## v15
// PE
module PE (input [31:0] x, input [31:0] w, input [31:0] acc, output reg [31:0] res, input clk, output reg [31:0] wout);
Settings: LEC_CHECK=0, CAP_MARGIN=40, CELL_PAD_IN_SITES_DETAIL_PLACEMENT=2, CELL_PAD_IN_SITES_GLOBAL_PLACEMENT=3, CORE_ASPECT_RATIO=0.59, CORE_MARGIN=4, CORE_UTILIZATION=17, GPL_ROUTABILITY_DRIVEN=1, MAX_ROUTING_LAYER=met4, SLEW_MARGIN=35; clock period 29.2 ns.
run.sh (not shown) runs the stock make flow with config.mk's settings and CLKGATE_MAP_FILE=.
In summary, v15 completed successfully, with a layout that passed the timing, DRC and antenna checks.
diff inputs: v15 => v28
Settings: MAX_ROUTING_LAYER: met4 -> met5; CORE_UTILIZATION: 17 -> 45; CELL_PAD_IN_SITES_GLOBAL_PLACEMENT: 3 -> 0; CELL_PAD_IN_SITES_DETAIL_PLACEMENT: 2 -> unset; CAP_MARGIN: 40 -> 20; CORE_MARGIN: 4 -> 2; the clock period (ns, I/O delays scaled along): 29.2 -> 15.5.
--- outcome ---
- Although it ran to completion, v28 produced a layout that fails the final checks because of negative setup slack.
- | standard-cell row count | lower: v28 |
- Routed length on met1: v28 < v15
- Going from v15 to v28, number of tap cells inserted decreased 2,094.
- Between v15 and v28, count of clock-buffer cells in the layout increased.
- Against v15, the final cell area of v28 is higher.
- v28: sequential share of cell area lower than v15
- Core utilization for v28: 44 points up relative to v15
- Against v15, placement-stage cell area in v28 rose by more than 10%.
- Going from v15 to v28, the pin count of the biggest net entering global routing was found to have gone down by 16.
- The fraction of area in multi-input gates in v28 was lower than what v15 gave.
Here is what was changed in the inputs of v30 compared with v28.
Settings: a deleted CELL_PAD_IN_SITES_GLOBAL_PLACEMENT that had been 0; an added ABC_AREA of 1; a deleted GPL_ROUTABILITY_DRIVEN that had been 1; a change of CORE_UTILIZATION from 45 to 60; an added CTS_CLUSTER_SIZE of 98; a change of SLEW_MARGIN from 35 to 20; a deleted MAX_ROUTING_LAYER that had been met5; a deleted CORE_ASPECT_RATIO that had been 0.59; a change of the clock period (ns, I/O delays scaled along) from 15.5 to 21.5.
Results
v30 reached the end of the flow, and the finished layout is clean on the timing, DRC and antenna checks.
In the tables for v30 and v28, placer's final routability congestion estimate reads lower with v30.
Fraction of the core area occupied by cells at floorplan ends up higher on v30.
In the reports for v30 and v28, the larger sequential share of layout area belongs to v30.
The global routing's busiest layer comes out met2 in one run and met1 in the other, namely in v30 and v28 respectively.
Input-level comparison between v56 and v30:
Settings: TNS_END_PERCENT now 10, previously not set; CTS_CLUSTER_SIZE now 100, was 98; CORE_UTILIZATION now 72, was 60; SETUP_SLACK_MARGIN now 3.22, previously not set; CTS_CLUSTER_DIAMETER now 374, previously not set; the clock period (ns, I/O delays scaled along) now 13.1, was 21.5.
Findings:
- In the reports for v30 and v56, the smaller core footprint belongs to v56.
- Compared with v30, v56 shows starting density of the core higher by 12 points.
- Taking v30 as the reference, in v56 floorplan die height fell by 8.6%, overall die width fell by about 9%.
- Final weighted congestion in routability-driven placement: v56 vs v30 up 14%
- v56 vs. v30: standard cell area after detailed placement increased by 9200 sq um relative to the old numbers; die area fell by about 16%.
- Run status, v56: aborted in clock tree synthesis, error DPL-0033
- v30 went all the way through synthesis, placement and routing and the layout is clean on timing, DRC and antenna.
#### Input delta (v40 over v56)
Settings: changing CORE_UTILIZATION from 72 to 58; removing ABC_AREA (formerly 1); removing TNS_END_PERCENT (formerly 10); changing SETUP_SLACK_MARGIN from 3.22 to -1.19; removing CTS_CLUSTER_SIZE (formerly 100); removing CTS_CLUSTER_DIAMETER (formerly 374); changing the clock period (ns, I/O delays scaled along) from 13.1 to 15.7.
Notes after the runs:
Delta (v40 minus v56): die boundary height rose about 14%, area after synthesis went up by 4.3%, area of the placeable core rose by 17,000 sq um.
v56 → v40: mean post-synth cell area increased by about 20% relative to the old numbers, number of cells in Yosys stat decreased by about 13% relative to the old numbers.
Area after detailed placement, v56 and v40, lower one = v56.
Looking at compound-cell area share of the yosys netlist, v40 sits above v56.
[flow] v40 | stages: complete | final checks: fail | reason: negative setup slack
Summary of the comparison: overall chip area is higher in v40, relative to v56.
Fraction of the mapped netlist area in simple logic gates (higher): v56
Any difference in I/O pin total between v56 and v40 is small enough to ignore.

---

Setup of v9:
PE again, from the RTL that the note above started with.
==> flow/config.mk <==
export PLATFORM = sky130hd
export DESIGN_NAME = PE
export DESIGN_NICKNAME = PE
export VERILOG_FILES = /design/flow/design.v
export SDC_FILE = /design/flow/constraint.sdc
export NUM_CORES = 4
export LEC_CHECK = 0
export ABC_AREA = 1
export CAP_MARGIN = 20
export CORE_MARGIN = 2
export CORE_UTILIZATION = 72
export CTS_CLUSTER_DIAMETER = 351
export CTS_CLUSTER_SIZE = 98
export PLACE_DENSITY = 0.43
export SLEW_MARGIN = 20
==> flow/constraint.sdc <==
create_clock -name core_clock -period 21.5 [get_ports {clk}]
set_input_delay 4.3000 -clock core_clock [delete_from_list [all_inputs] [get_ports {clk}]]
set_output_delay 4.3000 -clock core_clock [all_outputs]
set_load 0.01 [all_outputs]
diff inputs: v9 => v27
Settings: CTS_CLUSTER_SIZE changed from 98 to 35; CTS_CLUSTER_DIAMETER changed from 351 to 203; GPL_ROUTABILITY_DRIVEN newly set to 0; PLACE_DENSITY_LB_ADDON newly set to 0.04; CORE_ASPECT_RATIO newly set to 0.72; MAX_ROUTING_LAYER newly set to met4; PLACE_DENSITY removed (was 0.43); SETUP_SLACK_MARGIN newly set to 3.16; the clock period (ns, I/O delays scaled along) changed from 21.5 to 10.7.
==> comparison <==
[compare] base=v9 new=v27: gate count after technology mapping now sits at about the same level, cell area after placement now sits higher, number of cells in Yosys stat now sits at about the same level. Placeable core area, v27 vs v9: down slightly. v27 gives more floorplan-stage core utilization than v9 did. No final results exist for v27, since it was stopped by error DPL-0038 during clock tree synthesis. Changes observed in v27 relative to v9: number of placement rows moved down; half-perimeter wire length after placement has increased. Compared with v9, in v27 xor and xnor fraction of the mapped netlist area stayed essentially flat; die area stayed essentially flat.
[inputs] v55 vs v27
Settings: CTS_CLUSTER_SIZE: 35 -> unset; CORE_ASPECT_RATIO: 0.72 -> unset; CTS_CLUSTER_DIAMETER: 203 -> 359; GPL_ROUTABILITY_DRIVEN: 0 -> unset; SETUP_SLACK_MARGIN: 3.16 -> -1.22; ABC_AREA: 1 -> unset; CORE_UTILIZATION: 72 -> 67; PLACE_DENSITY_LB_ADDON: 0.04 -> unset; the clock period (ns, I/O delays scaled along): 10.7 -> 15.7.
Results
- v55: complete, dirty (setup timing)
- Row placed standard-cell area: v55 lower / v27 higher
- In v55, the number of cell instances after yosys synthesis came out 854 below the value in v27.
- v55 against v27: area of the core region moved up, synthesized cell count moved down, total die size moved up, post-synthesis share of cell area spent on full adders, half adders and majority gates moved down, initial core utilization moved down.
- Horizontal die dimension was lower in the run labelled v55.
diff inputs: v55 => v12
Settings: putting CTS_CLUSTER_SIZE at 35 where nothing was set; swapping 359 for 203 in CTS_CLUSTER_DIAMETER; clearing MAX_ROUTING_LAYER, which used to be met4; swapping -1.22 for 3.16 in SETUP_SLACK_MARGIN; putting ABC_AREA at 1 where nothing was set; swapping 67 for 70 in CORE_UTILIZATION; swapping 15.7 for 12.0 in the clock period (ns, I/O delays scaled along).
Findings:
v12 did not finish: a tool error stopped it during clock tree synthesis. Note that the final estimated routing congestion in global placement recorded for v55 amounts to 1.08 times the value seen in v12. Relative to v55, fraction of the mapped netlist area in adder cells increased by 1.2 points in v12. In the metrics for v12 and v55, the one carrying the lower area fraction in xor and xnor cells is v12. v12 vs v55 — number of standard-cell rows in the floorplan dropped by a few percent.
